## barnsley
module barnsley #(
    FP_WIDTH=25,    
    FP_INT=5       
    ) (
    input  wire clk,                                     
    input wire reset,                                    
    output wire [19:0] iter_max,                          
    input wire iter_change,                              
    output reg done,                                     
    output wire complete,                                
    output reg signed [FP_WIDTH-1:0] xn,                 
    output reg signed [FP_WIDTH-1:0] yn
    );
    reg signed [FP_WIDTH-1:0] mul_a_1, mul_b_1, mul_a_2, mul_b_2;
    wire signed [FP_WIDTH-1:0] mul_val_1, mul_val_2;
    mul #(.WIDTH(FP_WIDTH), .FBITS(FP_WIDTH - FP_INT)) mul_inst_0 (
        /*verilator lint_on PINCONNECTEMPTY*/
        .a(mul_a_1),
        .b(mul_b_1),
        .val(mul_val_1)
    );
    mul #(.WIDTH(FP_WIDTH), .FBITS(FP_WIDTH - FP_INT)) mul_inst_1 (
        /*verilator lint_on PINCONNECTEMPTY*/
        .a(mul_a_2),
        .b(mul_b_2),
        .val(mul_val_2)
    );
    wire [31:0] random_out;
    random random_inst(.out(random_out), .clk(clk), .reset(reset), .request(done) );
    reg [19:0] n;
    reg signed [FP_WIDTH-1:0] x;
    reg signed [FP_WIDTH-1:0] y;
    reg [3:0] state;  
    reg [19:0] iter_value;
    reg iter_reg;
    wire iter_button;
    always @(posedge clk) 
    begin
        iter_reg <= iter_change;
    end
    assign iter_button = iter_change & ~iter_reg;
    localparam signed [FP_WIDTH-1:0] FP_0_16 = 25'b0000000101000111101011100;  
    localparam signed [FP_WIDTH-1:0] FP_0_15 = 25'b0000000100110011001100110;  
    localparam signed [FP_WIDTH-1:0] NFP_0_15 = 25'b1111111011001100110011010;  
    localparam signed [FP_WIDTH-1:0] FP_0_85 = 25'b0000011011001100110011001;  
    localparam signed [FP_WIDTH-1:0] FP_0_04 = 25'b0000000001010001111010111;   
    localparam signed [FP_WIDTH-1:0] NFP_0_04 = 25'b1111110011001100110011010;  
    localparam signed [FP_WIDTH-1:0] FP_0_2  = 25'b0000000110011001100110011;   
    localparam signed [FP_WIDTH-1:0] FP_0_23 = 25'b0000000111010111000010100;  
    localparam signed [FP_WIDTH-1:0] FP_0_22 = 25'b0000000111000010100011110;  
  ...
export LEC_CHECK = 0
export CAP_MARGIN = 20
export CELL_PAD_IN_SITES_GLOBAL_PLACEMENT = 3
export CORE_MARGIN = 5
export CORE_UTILIZATION = 57
export CTS_CLUSTER_SIZE = 71
export SETUP_SLACK_MARGIN = 1.9
export SLEW_MARGIN = 20
create_clock -name core_clock -period 15.0 [get_ports {clk}]
run.sh (not shown) runs the stock make flow with config.mk's settings and CLKGATE_MAP_FILE=.
The first run stopped in global placement without I/O (3_1_place_gp_skip_io).
Next try:
CELL_PAD_IN_SITES_GLOBAL_PLACEMENT = unset   (was 3)
CORE_MARGIN = 2   (was 5)
CORE_UTILIZATION = 72   (was 57)
CTS_CLUSTER_DIAMETER = 28   (was unset)
CTS_CLUSTER_SIZE = unset   (was 71)
MAX_ROUTING_LAYER = met4   (was unset)
PLACE_DENSITY_LB_ADDON = 0.24   (was unset)
SETUP_SLACK_MARGIN = 2.54   (was 1.9)
TNS_END_PERCENT = 5   (was unset)
clock period = 10.5 ns   (was 15.0 ns; I/O delays follow)
Effect: Now the flow did not get past global routing (5_1_grt) on GRT-0232. Synthesized cell count does not change. Synthesized area is unchanged. Die area went down by 23%.
Next try:
ABC_AREA = 1   (was unset)
CTS_CLUSTER_DIAMETER = unset   (was 28)
CTS_CLUSTER_SIZE = 99   (was unset)
MAX_ROUTING_LAYER = unset   (was met4)
PLACE_DENSITY = 0.36   (was unset)
PLACE_DENSITY_LB_ADDON = unset   (was 0.24)
SETUP_SLACK_MARGIN = unset   (was 2.54)
TNS_END_PERCENT = 10   (was 5)
clock period = 9.61 ns   (was 10.5 ns; I/O delays follow)
=> The changed run died in global routing (5_1_grt). Synthesized cell count goes up by 25%. Area after synthesis increases by 5.1%. Die size rises by 5.0%.


Starting RTL as in the previous note.
==> flow/config.mk <==
export PLATFORM = sky130hd
export DESIGN_NAME = barnsley
export DESIGN_NICKNAME = barnsley
export VERILOG_FILES = /design/flow/design.v
export SDC_FILE = /design/flow/constraint.sdc
export NUM_CORES = 4
export LEC_CHECK = 0
export ABC_AREA = 1
export CAP_MARGIN = 15
export CORE_MARGIN = 2
export CORE_UTILIZATION = 71
export CTS_CLUSTER_SIZE = 37
export SLEW_MARGIN = 20
==> flow/constraint.sdc <==
create_clock -name core_clock -period 11.9 [get_ports {clk}]
set_input_delay 2.3800 -clock core_clock [delete_from_list [all_inputs] [get_ports {clk}]]
set_output_delay 2.3800 -clock core_clock [all_outputs]
set_load 0.01 [all_outputs]
The first run produced a layout that fails on negative setup slack.
Change:
Settings changed: ABC_AREA 1 to not set, CAP_MARGIN 15 to 20, CORE_UTILIZATION 71 to 40, CTS_CLUSTER_SIZE 37 to not set.
Clock period 11.9 ns to 14.8 ns, I/O delays scaled along.
Effect:
- The new run passed the timing, design-rule and antenna checks
- first-iteration DRC count is lower by well over a third
- flip-flop count is unchanged
- die area is higher by well over a third
- non-clock buffer count is lower by 1046
- final cell count is lower by about a fifth
- maximum frequency is lower by roughly a tenth
- hold slack gains 0.0034 ns
- clock-buffer cell count is higher by 10
